==> flow/design.v <==
`timescale 1ns / 1ps
module signed_mult(a , b , out);
    output [31:0] out;
    input signed [31:0] a;
    input signed [31:0] b;
    wire signed [63:0] mult_out;
    assign mult_out = a*b;
    assign out  = {mult_out[63] , mult_out[55:25]};
endmodule
`timescale 1ns / 1ps
module Lorenz(clk , rst , en , seed_x , seed_y , seed_z , x , y , z);
    wire signed [31:0] sigma = {7'b0001010 , 25'b0};  
    wire signed [31:0] beta = {7'b0000010 , 25'b1010101010101010101010101};  
    wire signed [31:0] rho = {7'b0011100 , 25'b0};  
    wire signed [31:0] scale = {7'b0000001 , 20'b10000000001010101010};
    wire signed [31:0] dt = {7'b0 , 20'b00000001000000000000};
    parameter signed [31:0] xo = {7'b1000001 , 25'b0};  
    parameter signed [31:0] yo = {7'b0 , 25'b0001100110011001100110011};  
    parameter signed [31:0] zo = {7'b0011001 , 25'b0};  
    input wire clk;
    input wire rst;
    input wire en;
    input wire signed [31:0] seed_x;
    input wire signed [31:0] seed_y;
    input wire signed [31:0] seed_z;
    output reg signed [31:0] x;
    output reg signed [31:0] y;
    output reg signed [31:0] z;
    reg signed [26:0] dx;
    reg signed [26:0] dy;
    reg signed [26:0] dz;
    wire signed [31:0] m1 , m2 , m3 , m4 , m5 , m6 , m7 , m8 , m9;
    signed_mult sm1 (.a(m1) , .b(sigma) , .out(m2));
    signed_mult sm2 (.a(m3) , .b(m4) , .out(m5));
    signed_mult sm3 (.a(m3) , .b(y) , .out(m6));
    signed_mult sm4 (.a(m7) , .b(beta) , .out(m8));
    assign m1 = (y - x) >>> 8;
    assign m3 = x >>> 8;
    assign m4 = rho - z;
    assign m7 = z >>> 8;
    assign m9 = (y >>> 8);
    always@(posedge clk)
    begin
        if (rst)
        begin
            x <= seed_x;
            y <= seed_y;
            z <= seed_z;
        end
        else if (en)
        begin
            x <= x + m2;
            y <= y + m5 - m9;
            z <= z + m6 - m8;
        end
    end
endmodule
`timescale 1ns / 1ps
module Slowclock(
    input clk,
    input rst,
    output slowclock,
    output slowclock_rise
    );
    reg [25:0] counter;
    reg clockout;
    always@(posedge clk)
    begin
        if (rst)
        begin
            counter <= 0;
            clockout <= 0;
        end
        else if( counter == 1)
        begin
            clockout <= !clockout;        
            counter <= 0;
        end
        else
            counter <= counter + 1;
    end
    assign slowclock = clockout;
    assign slowclock_rise = (counter == 1) && !clockout;
endmodule
`timescale 1ns / 1ps
module UART_Tx1
    #(parameter CLKS_PER_BIT = 435)
    (
        input clk,
        input rst,
        input Tx_s,
        input [7:0] Tx_Data,
        output Tx_Active,
        output reg Tx_serial_out,
        output Tx_Done
    );
    localparam TX_IDLE = 3'b000;
    localparam TX_START_BIT = 3'b001;
    localparam TX_DATA_SEND = 3'b010;
    localparam TX_STOP = 3'b011;
    localparam TX_CLEAN = 3'b100;
    reg [2:0] MAIN_STATE;
    reg [9:0] clk_count;
    reg [2:0] Bit_Index;
    reg [7:0] Send_Data;
    reg       Done;
    reg       Active;
    always@(posedge clk)
    begin
        if (rst)
        begin
            MAIN_STATE <= TX_IDLE;
            clk_count <= 0;
            Bit_Index <= 0;
            Send_Data <= 0;
            Done <= 1'b0;
            Active <= 1'b0;
            Tx_serial_out <= 1'b1;
        end
        else
        case(MAIN_STATE)
            TX_IDLE:
                begin
                    Tx_serial_out <= 1'b1;
                    Done <= 1'b0;
                    clk_count <= 1'b0;
                    Bit_Index <= 1'b0;
                    if(Tx_s == 1'b1)
                        begin
                            Active <= 1'b1;
                            Send_Data <= Tx_Data;
                            MAIN_STATE <= TX_START_BIT;
                        end
                     else
                        MAIN_STATE <= TX_IDLE;
                end
            TX_START_BIT:
                begin
                    Tx_serial_out <= 1'b0;
                    if(clk_count < CLKS_PER_BIT - 1)
                        begin
                            clk_count <= clk_count + 1;
                            MAIN_STATE <= TX_START_BIT;
                        end
                    else
                        begin    
                            clk_count <= 1'b0;
                            MAIN_STATE <= TX_DATA_SEND;
                        end
                end       
            TX_DATA_SEND:
                begin
                    Tx_serial_out <= Send_Data[Bit_Index];
                    if(clk_count < CLKS_PER_BIT - 1)
                        begin
                            clk_count <= clk_count + 1;
                            MAIN_STATE <= TX_DATA_SEND;
                        end
                    else
                        begin
                            clk_count <= 1'b0;
                            if(Bit_Index < 7)
                                begin
                                    Bit_Index <= Bit_Index + 1;
                                    MAIN_STATE <= TX_DATA_SEND;
                                end
                            else
                                begin
                                    Bit_Index <= 1'b0;
                                    MAIN_STATE <= TX_STOP;
                                end
                        end
                end
            TX_STOP:
                begin
                    Tx_serial_out <= 1'b1;
                    if(clk_count < CLKS_PER_BIT - 1)
                        begin
                            clk_count <= clk_count + 1;
                            MAIN_STATE <= TX_STOP;
                        end
                    else
                        begin
                            Done <= 1'b1;
                            clk_count <= 1'b0;
                            MAIN_STATE <= TX_CLEAN;
                            Active <= 1'b0;
                        end    
                end
            TX_CLEAN:
                begin
                    Done <= 1'b1;
                    MAIN_STATE <= TX_IDLE;
                end
            default:
                MAIN_STATE <= TX_IDLE;    
        endcase
    end
    assign Tx_Active = Active;
    assign Tx_Done = Done;
endmodule
`timescale 1ns / 1ps
module delta_sigma_dac(clk, rst, PWM_in, PWM_out);
input wire clk;
input wire rst;
input wire [15:0] PWM_in;
output reg PWM_out;
reg [16:0] PWM_accumulator;
wire [16:0] PWM_sum = PWM_accumulator + PWM_in;
always @(posedge clk) 
begin
     if (rst)
     begin
          PWM_accumulator <= 0;
          PWM_out <= 0;
     end
     else
     begin
          PWM_out <= PWM_sum[16];
          PWM_accumulator <= {1'b0, PWM_sum[15:0]};
     end
end 
endmodule
`timescale 1ns / 1ps
module Lorenz3D(
    clk,
    rst,
    seed_x,
    seed_y,
    seed_z,
    pinX,
    pinY,
    pinZ,
	serial_data,
    x,
    y,
    z
    );
	input wire clk;
    input wire rst;
    input wire [31:0] seed_x;
    input wire [31:0] seed_y;
    input wire [31:0] seed_z;
    output wire pinX;
    output wire pinY;
    output wire pinZ;
    output wire serial_data;
    output wire [31:0] x;
    output wire [31:0] y;
    output wire [31:0] z;
    reg [2:0] i;
    wire [7:0] inputdata;
    wire       done_bit;
    reg        start;
    wire       active;
    wire       out_serial;
    reg        triger;
    reg [3:0] count;
	wire signed [31:0] xm , ym , zm;
	wire signed [31:0] scale = {7'b0001001 , 25'b0000001111010111000010100};
	reg [31:0] key; 
	reg [2:0]  i_n;
	reg        start_n;
	reg        triger_n;
	reg [31:0] key_n;
	wire slowclock;
	wire slowclock_rise;
	Slowclock clock ( .clk(clk), .rst(rst), .slowclock(slowclock), .slowclock_rise(slowclock_rise));
    Lorenz  L1(
     .clk(clk),
     .rst(rst),
     .en(slowclock_rise),
     .seed_x(seed_x),
     .seed_y(seed_y),
     .seed_z(seed_z),
     .x(x),
     .y(y),
     .z(z)
    );
	UART_Tx1  #(435) U1 ( .clk(clk), .rst(rst), .Tx_s(start), .Tx_Data(inputdata), .Tx_Active(active),  .Tx_serial_out(out_serial), .Tx_Done(done_bit));
	always@(posedge clk)
    begin
        i_n = i;
        start_n = start;
        triger_n = triger;
        key_n = key;
        if(done_bit == 1'b1)
        begin
            i_n = i_n + 1;
        end
        if( i_n == 3'b000 && triger_n == 1'b1)
        begin
            key_n = x;            
            start_n = 1;
            triger_n = 0;
        end
        if(i_n == 3'b100)
        begin
            i_n = 0;
            triger_n = 1;
        end
        if (rst)
        begin
            i <= 0;
            start <= 0;
            triger <= 1;
        end
        else
        begin
            i <= i_n;
            start <= start_n;
            triger <= triger_n;
            key <= key_n;
        end
    end
	delta_sigma_dac d1 (.clk(clk), .rst(rst), .PWM_in(x[31:9]), .PWM_out(pinX));
    delta_sigma_dac d2 (.clk(clk), .rst(rst), .PWM_in(y[31:9]), .PWM_out(pinY));
	delta_sigma_dac d3 (.clk(clk), .rst(rst), .PWM_in(z[31:9]), .PWM_out(pinZ));
	signed_mult sm1 (.a(x) , .b(scale) , .out(xm));
	signed_mult sm2 (.a(y) , .b(scale) , .out(ym));
	signed_mult sm3 (.a(z) , .b(scale) , .out(zm));
	assign serial_data = out_serial;
    assign inputdata = key[((i + 1) * 8 - 1) -: 8];
endmodule
make LEC_CHECK=0 CAP_MARGIN=40 CORE_MARGIN=2 CORE_UTILIZATION=72 CTS_CLUSTER_SIZE=14 HOLD_SLACK_MARGIN=0.29 MAX_ROUTING_LAYER=met4 SETUP_SLACK_MARGIN=1.46 SLEW_MARGIN=20 TNS_END_PERCENT=60 finish   # period 10.9 ns
run.sh (not shown) runs the stock make flow with config.mk's settings and CLKGATE_MAP_FILE=.
The first run produced a layout that fails on setup timing.
Change:
--- a/flow/config.mk
+++ b/flow/config.mk
@@ -8 +8 @@
-export CAP_MARGIN = 40
+export CAP_MARGIN = 20
@@ -10 +10 @@
-export CORE_UTILIZATION = 72
+export CORE_UTILIZATION = 70
@@ -12 +11,0 @@
-export HOLD_SLACK_MARGIN = 0.29
@@ -14 +13 @@
-export SETUP_SLACK_MARGIN = 1.46
+export SETUP_SLACK_MARGIN = 3.75
@@ -16 +14,0 @@
-export TNS_END_PERCENT = 60
==> flow/constraint.sdc (replaced) <==
create_clock -name core_clock -period 14.0 [get_ports {clk}]
set_input_delay 2.8000 -clock core_clock [delete_from_list [all_inputs] [get_ports {clk}]]
set_output_delay 2.8000 -clock core_clock [all_outputs]
set_load 0.01 [all_outputs]
Now the flow produced a clean layout.
Setup slack gains 2900 ps.
Wire length goes down by 4.7%.
Global-route usage falls by 2.8 points.
Final area came out lower by 1.7%.
Sequential share of layout area rises by 0.11 points.
Via count is lower by 4.4%.
Worst hold slack improves by 22 ps.
Count of clock-buffer cells in the layout rose by 4.
Critical path depth came out lower by 1.
Non-clock buffer count is lower by 302.

Starts from the design.v that is shown in full above.
Settings: LEC_CHECK=0, ABC_AREA=0, CAP_MARGIN=20, CORE_MARGIN=2, CORE_UTILIZATION=70, PLACE_DENSITY_LB_ADDON=0.25, SLEW_MARGIN=0; clock period 24.0 ns.
Next try:
- ABC_AREA: 0 -> default
- CORE_UTILIZATION: 70 -> 71
- CTS_CLUSTER_SIZE: default -> 47
- PLACE_DENSITY_LB_ADDON: 0.25 -> default
- SLEW_MARGIN: 0 -> 20
- clock period: 24.0 -> 15.7 ns (I/O delays scaled with it)
=>
- The changed run finished with timing, DRC and antenna clean
- global-route usage is higher by 1.7 points
- count of clock-buffer cells in the layout is lower by 2
- worst setup slack gets worse by 8300 ps
- final cell count is lower slightly
- fmax is lower slightly
- hold slack gets worse by 6.1 ps
- die size is lower slightly
- via count is higher slightly
Next try:
- CORE_UTILIZATION: 71 -> 40
- CTS_CLUSTER_SIZE: 47 -> default
- clock period: 15.7 -> 14.1 ns (I/O delays scaled with it)
Core utilization went down by 33 points. Count of clock-buffer cells in the layout rises by 2. Critical path depth goes up by 1. Area after synthesis stays the same. Worst setup slack degrades by 240 ps. Maximum frequency grows by roughly a tenth.
Next try:
- CORE_UTILIZATION: 40 -> 70
- CTS_CLUSTER_SIZE: default -> 25
- MAX_ROUTING_LAYER: default -> met4
- SLEW_MARGIN: 20 -> 10
- clock period: 14.1 -> 8.83 ns (I/O delays scaled with it)
Result: With this change the flow finished but fails on setup timing. Cell area went up by roughly a tenth. Core utilization goes up by 43 points. Critical path depth came out higher by 3. First-iteration DRC count went up by well over a third. Clock skew came out higher by 15 ps. Wire length rose by roughly a tenth. Hold slack gains 15 ps.
Next try:
- CORE_UTILIZATION: 70 -> 57
- CTS_CLUSTER_SIZE: 25 -> default
- MAX_ROUTING_LAYER: met4 -> default
- SETUP_SLACK_MARGIN: default -> 3.75
- SLEW_MARGIN: 10 -> 20
- clock period: 8.83 -> 14.0 ns (I/O delays scaled with it)
=> With this change the flow passed the timing, design-rule and antenna checks; utilization fell by 20 points; via count fell by 9.6%; wire length fell by 2.7%; die size rose by 23%; worst setup slack gains 5100 ps.

RTL: the design.v shown in full above, as it stands there.
Settings: LEC_CHECK=0, CAP_MARGIN=40, CORE_MARGIN=2, CORE_UTILIZATION=72, CTS_CLUSTER_SIZE=25, HOLD_SLACK_MARGIN=0.3, MAX_ROUTING_LAYER=met4, PLACE_DENSITY=0.91, SETUP_SLACK_MARGIN=0.07, SLEW_MARGIN=10, TNS_END_PERCENT=60; clock period 11.1 ns.
The first run finished but failed the layout checks on negative setup slack.
Edit:
- CAP_MARGIN: 40 -> 20
- CORE_UTILIZATION: 72 -> 40
- CTS_CLUSTER_SIZE: 25 -> not set
- HOLD_SLACK_MARGIN: 0.3 -> not set
- MAX_ROUTING_LAYER: met4 -> not set
- PLACE_DENSITY: 0.91 -> not set
- SETUP_SLACK_MARGIN: 0.07 -> not set
- SLEW_MARGIN: 10 -> 20
- TNS_END_PERCENT: 60 -> not set
- clock period: 11.1 -> 22.7 ns (I/O delays scaled with it)
After rerunning: With this change the flow ran to the end with no violations. Fmax fell by about 17%. Synthesized area is unchanged. Worst setup slack gains 9200 ps. Register-to-register slack gains 9200 ps. Core utilization fell by 38 points. Wire length fell by about 4%. Final cell count rose by 6.6%. Cell area fell by 4.1%.
Edit:
- CORE_UTILIZATION: 40 -> 72
- CTS_CLUSTER_DIAMETER: not set -> 41
- CTS_CLUSTER_SIZE: not set -> 39
- PLACE_DENSITY: not set -> 0.73
- SETUP_SLACK_MARGIN: not set -> 3.28
- clock period: 22.7 -> 13.2 ns (I/O delays scaled with it)
The new run completed with no timing, DRC or antenna violations; synthesized cell count does not change; wire length climbs by 4.8%; core utilization rises by 39 points; worst setup slack loses 7400 ps.
Edit:
- CTS_CLUSTER_DIAMETER: 41 -> not set
- CTS_CLUSTER_SIZE: 39 -> 21
- MAX_ROUTING_LAYER: not set -> met4
- PLACE_DENSITY: 0.73 -> not set
- SETUP_SLACK_MARGIN: 3.28 -> not set
- clock period: 13.2 -> 11.2 ns (I/O delays scaled with it)
=> Now the flow completed and failed the layout checks on negative setup slack. Setup slack got worse by 1800 ps. Wire length fell by 3.3%. Non-clock buffer count rose by 127.
Edit:
- CORE_UTILIZATION: 72 -> 70
- CTS_CLUSTER_SIZE: 21 -> not set
- clock period: 11.2 -> 9.5 ns (I/O delays scaled with it)
The changed run completed and failed the layout checks on negative setup slack; sequential share of layout area came out lower by 0.46 points; count of clock-buffer cells in the layout came out lower by 1; worst setup slack is worse by 1500 ps; routed wire length came out higher by 9.5%; utilization came out higher by 3.7 points; non-clock buffer count came out higher by 537; synthesized cell count stays the same; fmax came out higher by 1.6%.
